==> inputs of 08-10 <==
==> flow/design.v <==
module apb_fifo (
    input  wire                   clk,         
    input  wire                   rst,         
    input  wire                   psel,        
    input  wire [3:0]            paddr,       
    input  wire [31:0]            pwdata,      
    input  wire                   penable,     
    input  wire                   pwrite,      
    output reg  [31:0]            prdata,      
    output reg                    pready       
);
parameter DEPTH = 16;   
parameter idle = 0, check_op = 1, write_data = 2, read_data =3,send_ready = 4;
reg [2:0] state;
reg [3:0] addr ;
 reg [31:0] wdata,rdata;
  reg [31:0] mem [0:15];
reg [3:0] wr_ptr;    
reg [3:0] rd_ptr;    
reg [4:0] count;     
reg [1:0] cwait;
always @(posedge clk or negedge rst) begin
    if (rst == 0) begin
        for(int i = 0; i<16;i++)
        begin
        mem[i] <= 0;
        end
        wr_ptr <= 0;
        rd_ptr <= 0;
        count <= 0;
        pready <= 0;
        state   <= idle;
        pready <= 0;
        prdata <= 0;
        addr   <= 0;
        wdata  <= 0;
        rdata  <= 0;
        cwait  <= 0;
    end else begin
        case(state)
        idle:
        begin
            wr_ptr <= 0;
            rd_ptr <= 0;
            count <= 0;
            pready <= 0;
            prdata <= 0;
            addr   <= 0;
            wdata  <= 0;
            rdata  <= 0;
            cwait  <= 0;
            state <= check_op;
        end
        check_op:
        begin
         if (penable && psel && pwrite && count != 15)
         begin 
            state   <= write_data;
            addr    <= paddr;
            wdata   <= pwdata;
         end
         else if (penable && psel && !pwrite && count != 0)
         begin
            state  <= read_data;
            addr   <= paddr;
         end
         else 
            state  <= check_op;
        end
        write_data:
        begin
            mem[addr] <= wdata;
            if(cwait < 2)
            begin
              state <= write_data;
              cwait <= cwait + 1;
            end
            else
            begin
               cwait <= 0;
               pready <= 1'b1;
               state <= send_ready;
               wr_ptr <= wr_ptr + 1;
               count  <= count  + 1;
            end
        end
        read_data : begin
            rdata <= mem[addr];
            if(cwait < 2)
            begin
              state <= read_data;
              cwait <= cwait + 1;
            end
            else
            begin
               cwait <= 0;
               state <= send_ready;
               pready <= 1'b1;
               prdata <= rdata;
               rd_ptr <= rd_ptr + 1;
               count  <= count  - 1;
            end
        end
        send_ready: begin
           state  <= check_op;
           pready <= 1'b0;    
         end
     endcase
     end
   end  
endmodule
==> flow/run.sh <==
#!/bin/bash
# the make line also repeats each setting of config.mk as NAME=value (left out here)
make -C /OpenROAD-flow-scripts/flow DESIGN_CONFIG=/design/flow/config.mk WORK_HOME=/design/flow/orfs CLKGATE_MAP_FILE= finish
==> flow/config.mk <==
export PLATFORM = sky130hd
export DESIGN_NAME = apb_fifo
export DESIGN_NICKNAME = apb_fifo
export VERILOG_FILES = /design/flow/design.v
export SDC_FILE = /design/flow/constraint.sdc
export NUM_CORES = 4
export LEC_CHECK = 0
export CAP_MARGIN = 20
export CELL_PAD_IN_SITES_GLOBAL_PLACEMENT = 2
export CORE_ASPECT_RATIO = 1.39
export CORE_MARGIN = 6
export CORE_UTILIZATION = 29
export CTS_CLUSTER_DIAMETER = 153
export GPL_ROUTABILITY_DRIVEN = 0
export GPL_TIMING_DRIVEN = 0
export MAX_ROUTING_LAYER = met4
export SETUP_SLACK_MARGIN = 0.95
export SLEW_MARGIN = 20
export TNS_END_PERCENT = 30
==> flow/constraint.sdc <==
create_clock -name core_clock -period 5.0 [get_ports {clk}]
set_input_delay 1.0000 -clock core_clock [delete_from_list [all_inputs] [get_ports {clk}]]
set_output_delay 1.0000 -clock core_clock [all_outputs]
set_load 0.01 [all_outputs]
==> 02-18: changes against 08-10 <==
- ABC_AREA: not set -> 0
- CELL_PAD_IN_SITES_DETAIL_PLACEMENT: not set -> 1
- CORE_ASPECT_RATIO: 1.39 -> 1.77
- CORE_MARGIN: 6 -> 2
- CORE_UTILIZATION: 29 -> 40
- CTS_CLUSTER_DIAMETER: 153 -> not set
- CTS_CLUSTER_SIZE: not set -> 51
- GPL_TIMING_DRIVEN: 0 -> not set
- HOLD_SLACK_MARGIN: not set -> 0.02
- MAX_ROUTING_LAYER: met4 -> not set
- MIN_ROUTING_LAYER: not set -> met1
- PLACE_DENSITY_LB_ADDON: not set -> 0.26
- SETUP_SLACK_MARGIN: 0.95 -> 1.29
- TNS_END_PERCENT: 30 -> 25
==> 04-03: changes against 08-10 <==
- ABC_AREA: not set -> 1
- CAP_MARGIN: 20 -> 25
- CELL_PAD_IN_SITES_GLOBAL_PLACEMENT: 2 -> not set
- CORE_ASPECT_RATIO: 1.39 -> 1.11
- CORE_MARGIN: 6 -> 2
- CORE_UTILIZATION: 29 -> 72
- CTS_CLUSTER_DIAMETER: 153 -> 346
- CTS_CLUSTER_SIZE: not set -> 14
- GPL_ROUTABILITY_DRIVEN: 0 -> not set
- GPL_TIMING_DRIVEN: 0 -> 1
- MAX_ROUTING_LAYER: met4 -> not set
- PLACE_DENSITY_LB_ADDON: not set -> 0.06
- SETUP_SLACK_MARGIN: 0.95 -> -0.04
- SLEW_MARGIN: 20 -> 35
- TNS_END_PERCENT: 30 -> not set
==> flow/constraint.sdc (replaced) <==
create_clock -name core_clock -period 1.75 [get_ports {clk}]
set_input_delay 0.3500 -clock core_clock [delete_from_list [all_inputs] [get_ports {clk}]]
set_output_delay 0.3500 -clock core_clock [all_outputs]
set_load 0.01 [all_outputs]
==> results <==
	04-03	08-10	02-18
Clock transition at the registers of the reported paths	0.08 ns	0.06 ns	0.07 ns
Final net count	3445	2284	2131
Clock network area share	4.035%	7.185%	5.876%
Status	complete, but fails checks	no timing/DRC/antenna violations	no timing/DRC/antenna violations
Layout check failures	negative setup slack	-	-
Top-count cell post-synth	sky130_fd_sc_hd__nand2_1	sky130_fd_sc_hd__dfrtp_1	sky130_fd_sc_hd__dfrtp_1
Crit path DAT	2.81 ns	3.51 ns	3.82 ns
End of the worst register-to-register path	mem[10][21]	prdata[12]	mem[13][20]
Post-synthesis cell type count	25	63	63
Worst-path cell with the longest stage delay	sky130_fd_sc_hd__o21ai_0	sky130_fd_sc_hd__nor2_1	sky130_fd_sc_hd__nor2b_1
Number of fillers in the final layout	1649	9281	7000
Multi-input combinational gate total	2305	1265	1265
Slew Limit Headroom	34.97%	21.01%	31.20%
Met3 Routed Length	17.38 mm	4.606 mm	1.921 mm
Combinational group share of total power	40.8%	34.0%	31.3%
Number of DRC markers after the initial detailed-route iteration	4920	1325	978
Number of rows in the core area	74	133	128
Worst Setup Slack post-DPL	-0.2010 ns	1.370 ns	1.645 ns
Internal	32340 uW	13160 uW	12310 uW
Combinational Area	10840 um2	11180 um2	11310 um2
Net Sw Frac	42.50%	36.06%	35.47%
Reported leakage power	0.01659 uW	0.01473 uW	0.01408 uW


==> v9 <==
RTL: the design.v shown in full above, as it stands there.
Settings: LEC_CHECK=0, ABC_AREA=0, CAP_MARGIN=25, CORE_ASPECT_RATIO=1.11, CORE_MARGIN=2, CORE_UTILIZATION=72, CTS_CLUSTER_SIZE=35, GPL_TIMING_DRIVEN=1, PLACE_DENSITY=0.37, SLEW_MARGIN=35; clock period 1.9 ns.
run.sh (not shown) runs the stock make flow with config.mk's settings and CLKGATE_MAP_FILE=.
==> inputs of v10, as changes to v9 <==
ABC_AREA = unset   (was 0)
CAP_MARGIN = 20   (was 25)
CORE_ASPECT_RATIO = unset   (was 1.11)
CORE_UTILIZATION = 40   (was 72)
CTS_CLUSTER_SIZE = unset   (was 35)
GPL_TIMING_DRIVEN = unset   (was 1)
PLACE_DENSITY = unset   (was 0.37)
SLEW_MARGIN = 20   (was 35)
==> flow/constraint.sdc (replaced) <==
create_clock -name core_clock -period 3.4 [get_ports {clk}]
set_input_delay 0.6800 -clock core_clock [delete_from_list [all_inputs] [get_ports {clk}]]
set_output_delay 0.6800 -clock core_clock [all_outputs]
set_load 0.01 [all_outputs]
==> inputs of v26, as changes to v9 <==
ABC_AREA = unset   (was 0)
CAP_MARGIN = 20   (was 25)
CORE_ASPECT_RATIO = 0.94   (was 1.11)
CTS_CLUSTER_SIZE = 15   (was 35)
GPL_TIMING_DRIVEN = unset   (was 1)
PLACE_DENSITY = unset   (was 0.37)
PLACE_DENSITY_LB_ADDON = 0.03   (was unset)
SETUP_SLACK_MARGIN = 0.55   (was unset)
SLEW_MARGIN = 20   (was 35)
==> flow/constraint.sdc (replaced) <==
create_clock -name core_clock -period 1.89 [get_ports {clk}]
set_input_delay 0.3780 -clock core_clock [delete_from_list [all_inputs] [get_ports {clk}]]
set_output_delay 0.3780 -clock core_clock [all_outputs]
set_load 0.01 [all_outputs]
==> comparison table <==
item                                                                           v26                      v9                     v10
Run status                                               aborted with a tool error         failed layout checks     finished clean
Last stage reached                                                         5_1_grt                       -                       -
Violated checks                                                                  -            setup timing                       -
Total inserted antenna cells                                                     -                       0                       0
Data-path buffer share of cell area in the final layout                          -                  10.65%                  4.706%
Mean routed wirelength per cell                                                  -                31.41 um                25.46 um
Setup_tns                                                                        -               -5.713 ns                    0 ns
Sequential group share of total power                                            -                   40.9%                   43.5%
Clock tree from TritonCTS                                                        -                     yes                     yes
Die height                                                                194.6 um                211.1 um                267.7 um
Worst R2R Setup Slack                                                            -                -0.12 ns                 0.62 ns
Proportion of cell area spent on the clock network                               -                  5.836%                  7.192%
Inverters excl. clock                                                            -                      12                      12
Register cell area after layout                                                  -            0.01565 mm^2            0.01565 mm^2
Final hold slack                                                                 -               0.2572 ns              0.07856 ns
Pint                                                                             -               0.03638 W               0.01909 W
Number of instances resized during post-cts repair                             334                      53                       0
Worst endpoint data arrival time                                                 -                 2.55 ns                 3.32 ns
Worst Reg2Reg Path Length in Cells                                               -                       9                       6
Largest area class, layout                                                       -        sequential cells        sequential cells
Layout fillers                                                                   -                    1486                    6142
Power dissipated by switching net loads                                          -               0.02005 W              0.009980 W
Period utilisation layout                                                        -                  106.1%                  81.73%
HP Class                                                                         -  input pin to async pin  input pin to async pin
Number of buffers and inverters on the critical path                             -                       4                       1
Seq. pwr                                                                         -                0.0231 W                0.0126 W


==> inputs of v7 <==
Starts from the design.v that is shown in full above.
clock: 2.57 ns
lec_check: 0
cap_margin: 0
core_margin: 2
core_utilization: 70
cts_cluster_size: 33
slew_margin: 20
==> v29: changes against v7 <==
- ABC_AREA: not set -> 1
- CAP_MARGIN: 0 -> 40
- CORE_UTILIZATION: 70 -> 72
- CTS_CLUSTER_SIZE: 33 -> 17
- SETUP_SLACK_MARGIN: not set -> -0.09
==> flow/constraint.sdc (replaced) <==
create_clock -name core_clock -period 1.92 [get_ports {clk}]
set_input_delay 0.3840 -clock core_clock [delete_from_list [all_inputs] [get_ports {clk}]]
set_output_delay 0.3840 -clock core_clock [all_outputs]
set_load 0.01 [all_outputs]
==> v30: changes against v7 <==
- ABC_AREA: not set -> 0
- CAP_MARGIN: 0 -> 25
- CORE_ASPECT_RATIO: not set -> 1.11
- CORE_UTILIZATION: 70 -> 72
- CTS_CLUSTER_SIZE: 33 -> 35
- GPL_TIMING_DRIVEN: not set -> 1
- PLACE_DENSITY: not set -> 0.36
- SLEW_MARGIN: 20 -> 35
==> flow/constraint.sdc (replaced) <==
create_clock -name core_clock -period 1.89 [get_ports {clk}]
set_input_delay 0.3780 -clock core_clock [delete_from_list [all_inputs] [get_ports {clk}]]
set_output_delay 0.3780 -clock core_clock [all_outputs]
set_load 0.01 [all_outputs]
==> run summary <==
Update from the flow run.

The synthesis-to-finish area growth is 19.61%. VDD sags by at most 1.124 mV. The worst setup path is captured at a register. The worst-path maximum fanout is 8. According to the cell report, the number of logic gates is 1265.

The synthesized-area fraction occupied by ao, oa, aoi and oai cells is 12.12%. The least setup slack across all paths after layout is -0.08470 ns. The flow ran to the end, but the layout failed its checks. The placed instance area is 30350 sq um. The synthesized netlist devotes 0.03148% of its cell area to XOR and XNOR gates. The first global-routing pass estimated 117800 um of wire.

The combined global-route utilization of all metal layers is 38.86%. The area of the core region is 37910 sq um. The count of endpoints failing setup in the final report is 44. The cell with the most instances after synthesis is sky130_fd_sc_hd__dfrtp_1. For met3 alone, demand over resource in global routing was 6.214%. The logic area is 11710 sq um. The checks that failed: negative setup slack.
That was v30.
==> run summary <==
Update from the flow run.

2305 cells are multi-input combinational gates. Failing layout checks were recorded as negative setup slack. Setup slack on the critical path of the routed design comes to -0.04060 ns. The global-route wire length before repair is 127900 um. The cell with the most instances after synthesis is sky130_fd_sc_hd__nand2_1.

The placed instance area is 29260 sq um. For this run, the final setup violation count is recorded as 8. The flow ran to the end, but the layout failed its checks.

In this run the VDD rail shows a maximum IR drop of 1.029 mV. STA lists the maximum fanout along the critical path as 2. The synthesized netlist devotes 12.30% of its cell area to compound gates.
That was v29.
==> run summary <==
Update from the flow run.

The number of multi-input combinational cells is 1265. Sorting the synthesis cell report by count puts at the top sky130_fd_sc_hd__dfrtp_1. Global routing consumed, on the met3 layer, 6.360% of the routing resources.

The flow ran to the end and the layout has no timing, DRC or antenna violations. The layout report lists the multi-input gate area as 11300 sq um. STA classifies the critical path endpoint as a register. The combined global-route utilization of all metal layers is 37.31%.

The count of endpoints failing setup in the final report is 0. The area of the core region is 39460 sq um. Setup slack closes at 0.1859 ns.
That was v7.
Power is estimated from default activity; no workload was simulated.
